==> flow/design.v (excerpt) <==
module pcie_pio_ctrl (
  input          clk,
  input          reset,
  input          tvalid,
  input  [63:0]  tdata,
  output         tready,
  input  [7:0]   tstrb,
  input  [21:0]  tuser,
  input          tlast,
  output [7:0]   cfg_addr,
  output [31:0]  cfg_wr_data,
  output         cfg_rd_cmd,
  output         cfg_wr_cmd,
  input  [31:0]  cfg_rd_data,
  input          cfg_valid,
  output         fifo0_wr_cmd,
  output [131:0] fifo0_wr_data,
  input          fifo0_empty_flag,
  input          fifo0_full_flag,
  input          fifo0_prog_full_flag,
  input          fifo1_full_flag,
  input          fifo1_empty_flag,
  output         fifo1_rd_cmd,
  input  [131:0] fifo1_rd_data,
  input  [7:0]   cfg_bus_number,
  input  [4:0]   cfg_device_number,
  input  [2:0]   cfg_function_number,
  input          lnk_up,
  input          cfg_to_turnoff,
  output         cfg_to_turnoff_ok,
  output         tx_tvalid,
  output [63:0]  tx_tdata,
  input          tx_tready,
  output [7:0]   tx_tstrb,
  output         tx_tlast
);
  wire [7:0]  a4lm_addr;
  wire [31:0] a4lm_wr_data;
  wire        a4lm_wr_cmd, a4lm_rd_cmd;
  wire        req_compl, tlp_enc_ready;
  wire [2:0]  compl_code;
  wire [2:0]  tenc_tc;
  wire [1:0]  tenc_attr;
  wire [9:0]  tenc_len;
  wire [15:0] tenc_rid;
  ...
Size: roughly 5100 cells after synthesis, ~1400 flip-flops, roughly 540 I/O pins, roughly 60000 µm² of cells after synthesis.
clock: 2.81 ns
lec_check: 0
cap_margin: 20
core_margin: 2
core_utilization: 72
cts_cluster_diameter: 400
cts_cluster_size: 10
place_density_lb_addon: 0.08
setup_slack_margin: 0.82
slew_margin: 20
run.sh (not shown) runs the stock make flow with config.mk's settings and CLKGATE_MAP_FILE=.
The first run stopped in 5_1_grt with ODB-0269.
Rerun with:
CORE_UTILIZATION = 66   (was 72)
CTS_CLUSTER_DIAMETER = unset   (was 400)
CTS_CLUSTER_SIZE = unset   (was 10)
PLACE_DENSITY_LB_ADDON = unset   (was 0.08)
SETUP_SLACK_MARGIN = 0.36   (was 0.82)
Result: With this change the flow passed the timing, design-rule and antenna checks. Area after synthesis does not change. Synthesized cell count stays the same. Die size went up by 9.0%.
Rerun with:
SETUP_SLACK_MARGIN = 0.72   (was 0.36)
Effect:
- The changed run went through all stages and came out clean
- utilization climbs by 6.3 points
- sequential power is about the same
- hold slack stays flat
- total power came out higher by 2.6%
- worst setup slack loses 320 ps
- die area is unchanged
- combinational power grows by 30%
- clock-buffer cell count stays the same
- register-to-register slack got worse by 320 ps
Rerun with:
CORE_UTILIZATION = 72   (was 66)
CTS_CLUSTER_SIZE = 96   (was unset)
PLACE_DENSITY = 0.95   (was unset)
SETUP_SLACK_MARGIN = 0.36   (was 0.72)
Result:
- This time the run never finished: it broke off in 5_1_grt
- die area goes down by 8.2%
- synthesized area stays the same
- synthesized cell count stays the same

* * *

pcie_pio_ctrl again, from the RTL that the note above started with.
==> flow/config.mk <==
export PLATFORM = sky130hd
export DESIGN_NAME = pcie_pio_ctrl
export DESIGN_NICKNAME = pcie_pio_ctrl
export VERILOG_FILES = /design/flow/design.v
export SDC_FILE = /design/flow/constraint.sdc
export NUM_CORES = 4
export LEC_CHECK = 0
export CAP_MARGIN = 30
export CORE_MARGIN = 2
export CORE_UTILIZATION = 40
export HOLD_SLACK_MARGIN = 0.04
export SLEW_MARGIN = 20
==> flow/constraint.sdc <==
create_clock -name core_clock -period 10.0 [get_ports {clk}]
set_input_delay 2.0000 -clock core_clock [delete_from_list [all_inputs] [get_ports {clk}]]
set_output_delay 2.0000 -clock core_clock [all_outputs]
set_load 0.01 [all_outputs]
==> next run, changes <==
Settings changed: CAP_MARGIN 30 to 20, CORE_UTILIZATION 40 to 19, HOLD_SLACK_MARGIN 0.04 to default.
Clock period 10.0 ns to 13.8 ns, I/O delays scaled along.
Global-route usage fell by 12 points.
Area after synthesis does not change.
Non-clock buffer count fell by 12.
Combinational power fell by 22%.
Clock-buffer cell count fell by 15.
Synthesized cell count does not change.
Via count rose by 1.8%.
Utilization fell by 24 points.
Worst setup slack improves by 3300 ps.
Wire length rose by 12%.
Cell count rose by 28%.
==> next run, changes <==
Settings changed: CORE_UTILIZATION 19 to 72, SETUP_SLACK_MARGIN from default to -0.16.
Clock period 13.8 ns to 3.06 ns, I/O delays scaled along.
Synthesized cell count stays the same. Wire length shrinks by 14%. Setup slack is worse by 8100 ps. Total power grows to 4.3 times its value.
==> next run, changes <==
Settings changed: CORE_UTILIZATION 72 to 59, SETUP_SLACK_MARGIN -0.16 to default.
Clock period 3.06 ns to 3.27 ns, I/O delays scaled along.
=>
- The changed run ran to the end with no violations
- first-iteration DRC count falls by 19%
- wire length went up by 1.9%
- utilization goes down by 15 points
- synthesized cell count is unchanged
- fmax came out higher by 1.9%
- register-to-register slack gains 260 ps
- count of clock-buffer cells in the layout rose by 32
Power figures rest on the tool's default switching activity, not on a simulated workload.
